// lcd_driver_top
module lcd_driver_top (
    input  wire clk,
    input  wire rst_n,
    output wire lcd_resetn,
    output wire lcd_cs,
    output wire lcd_dc,
    output wire lcd_sclk,
    output wire lcd_sda
);
export LEC_CHECK = 0
export CAP_MARGIN = 20
export CELL_PAD_IN_SITES_DETAIL_PLACEMENT = 0
export CELL_PAD_IN_SITES_GLOBAL_PLACEMENT = 0
export CORE_MARGIN = 2
export CORE_UTILIZATION = 71
export CTS_CLUSTER_SIZE = 41
export GPL_ROUTABILITY_DRIVEN = 0
export MIN_ROUTING_LAYER = met1
export SETUP_SLACK_MARGIN = -0.2
export SLEW_MARGIN = 35
create_clock -name core_clock -period 2.34 [get_ports {clk}]
run.sh (not shown) runs the stock make flow with config.mk's settings and CLKGATE_MAP_FILE=.
The starting point finished but failed the layout checks on setup timing.
Change:
ABC_AREA = 1   (was not set)
CELL_PAD_IN_SITES_DETAIL_PLACEMENT = not set   (was 0)
CELL_PAD_IN_SITES_GLOBAL_PLACEMENT = not set   (was 0)
CORE_UTILIZATION = 72   (was 71)
CTS_CLUSTER_SIZE = not set   (was 41)
GPL_ROUTABILITY_DRIVEN = not set   (was 0)
MIN_ROUTING_LAYER = not set   (was met1)
SETUP_SLACK_MARGIN = not set   (was -0.2)
SLEW_MARGIN = 20   (was 35)
clock period = 2.23 ns   (was 2.34 ns; I/O delays follow)
What happened:
- The changed run finished but fails on setup timing
- worst setup slack gets worse by 0.19 ns
- power goes up by 7.9%
- sequential cell count is unchanged
- clock skew hardly moves
Change:
ABC_AREA = not set   (was 1)
CORE_UTILIZATION = 40   (was 72)
clock period = 3.77 ns   (was 2.23 ns; I/O delays follow)
The changed run completed without violations.
Global-route usage drops by 21 points.
Sequential share of layout area climbs by 3.4 points.
Die size climbs by 72%.
Sequential cell count is unchanged.
Cell count drops by 23%.
Setup slack improves by 1.3 ns.
Synthesized cell count drops by 33%.
Change:
MAX_ROUTING_LAYER = met4   (was not set)
MIN_ROUTING_LAYER = met2   (was not set)
PLACE_DENSITY_LB_ADDON = 0.08   (was not set)
clock period = 10.0 ns   (was 3.77 ns; I/O delays follow)
=> Die area stays the same. Worst setup slack improves by 5.3 ns. Via count came out higher by 37%. Clock-buffer cell count came out higher by 4. Cell area came out lower by 0.84%. Final cell count came out lower by 0.91%. Utilization came out lower by 0.38 points. Sequential power came out lower by 62%. Hold slack improves by 0.34 ns. Fmax came out lower by 23%. Sequential cell count does not change.
Change:
CELL_PAD_IN_SITES_GLOBAL_PLACEMENT = 3   (was not set)
CORE_UTILIZATION = 52   (was 40)
SETUP_SLACK_MARGIN = -0.72   (was not set)
Result:
- The new run never finished: it broke off in global placement without I/O (FLW-0024)
- synthesized cell count does not change
- area after synthesis stays the same
- die area went down by 23%


## run 1
Starting RTL as in the previous note.
==> flow/config.mk <==
export PLATFORM = sky130hd
export DESIGN_NAME = lcd_driver_top
export DESIGN_NICKNAME = lcd_driver_top
export VERILOG_FILES = /design/flow/design.v
export SDC_FILE = /design/flow/constraint.sdc
export NUM_CORES = 4
export LEC_CHECK = 0
export CAP_MARGIN = 20
export CELL_PAD_IN_SITES_DETAIL_PLACEMENT = 0
export CORE_ASPECT_RATIO = 0.72
export CORE_MARGIN = 2
export CORE_UTILIZATION = 18
export CTS_CLUSTER_DIAMETER = 356
export HOLD_SLACK_MARGIN = 0.12
export PLACE_DENSITY_LB_ADDON = 0.08
export SLEW_MARGIN = 0
export TNS_END_PERCENT = 40
==> flow/constraint.sdc <==
create_clock -name core_clock -period 4.24 [get_ports {clk}]
set_input_delay 0.8480 -clock core_clock [delete_from_list [all_inputs] [get_ports {clk}]]
set_output_delay 0.8480 -clock core_clock [all_outputs]
set_load 0.01 [all_outputs]
Here is what was changed in the inputs of run 2 compared with run 1.
Settings: CELL_PAD_IN_SITES_DETAIL_PLACEMENT no longer set, was 0; TNS_END_PERCENT no longer set, was 40; PLACE_DENSITY_LB_ADDON no longer set, was 0.08; ABC_AREA now 1, previously not set; SLEW_MARGIN now 20, was 0; CTS_CLUSTER_SIZE now 30, previously not set; HOLD_SLACK_MARGIN no longer set, was 0.12; CTS_CLUSTER_DIAMETER now 357, was 356; CORE_UTILIZATION now 72, was 18; CORE_ASPECT_RATIO no longer set, was 0.72; the clock period (ns, I/O delays scaled along) now 2.1, was 4.24.
Tool error ODB-0269 stopped run 2 during global routing (5_1_grt); no final results.
The pre-CTS setup slack of run 2 falls short of that of run 1 by 1.27 ns.
Looking only at count of buffers added by post-CTS timing repair for setup, and setting everything else aside, the lower value of run 2 and run 1 goes to run 1.
Cmp run 2 and run 1 / yosys stat cell total / lower: run 1
Run 2 vs. run 1: die extent in x went down, post-synth net total went up, floorplan row count went down, multiplexer share of the synthesized area went down.
Comparing run 2 with run 1, the arithmetic-cell share of the synthesized area counting full adders, half adders and majority gates came out essentially unchanged.
Lower post-synthesis instance area was reported by run 1, not run 2.
Run 2 does better than run 1 on area of the die.
Taking run 1 as the reference point, the synthesized cell count of run 2 rises by 645.
Input-level comparison between run 3 and run 2:
Settings: removing CTS_CLUSTER_DIAMETER (formerly 357); removing ABC_AREA (formerly 1); changing CTS_CLUSTER_SIZE from 30 to 31; changing CORE_UTILIZATION from 72 to 61; changing the clock period (ns, I/O delays scaled along) from 2.1 to 5.16.
--- outcome ---
Run 3 finished every step from synthesis to the final layout, and the layout passed the timing, DRC and antenna checks. [compare] base=run 2 new=run 3: horizontal die dimension increased by about 7% relative to the old numbers, post-synthesis sequential area ratio moved up. Taking run 2 as 1.0, run 3 lands at 0.67 on synthesized cell count. Synthesized area per cell ends up lower on run 2. Compared with run 2, run 3 shows a number of post-CTS setup repair buffers that is 21 lower.
Power is estimated from default activity; no workload was simulated.
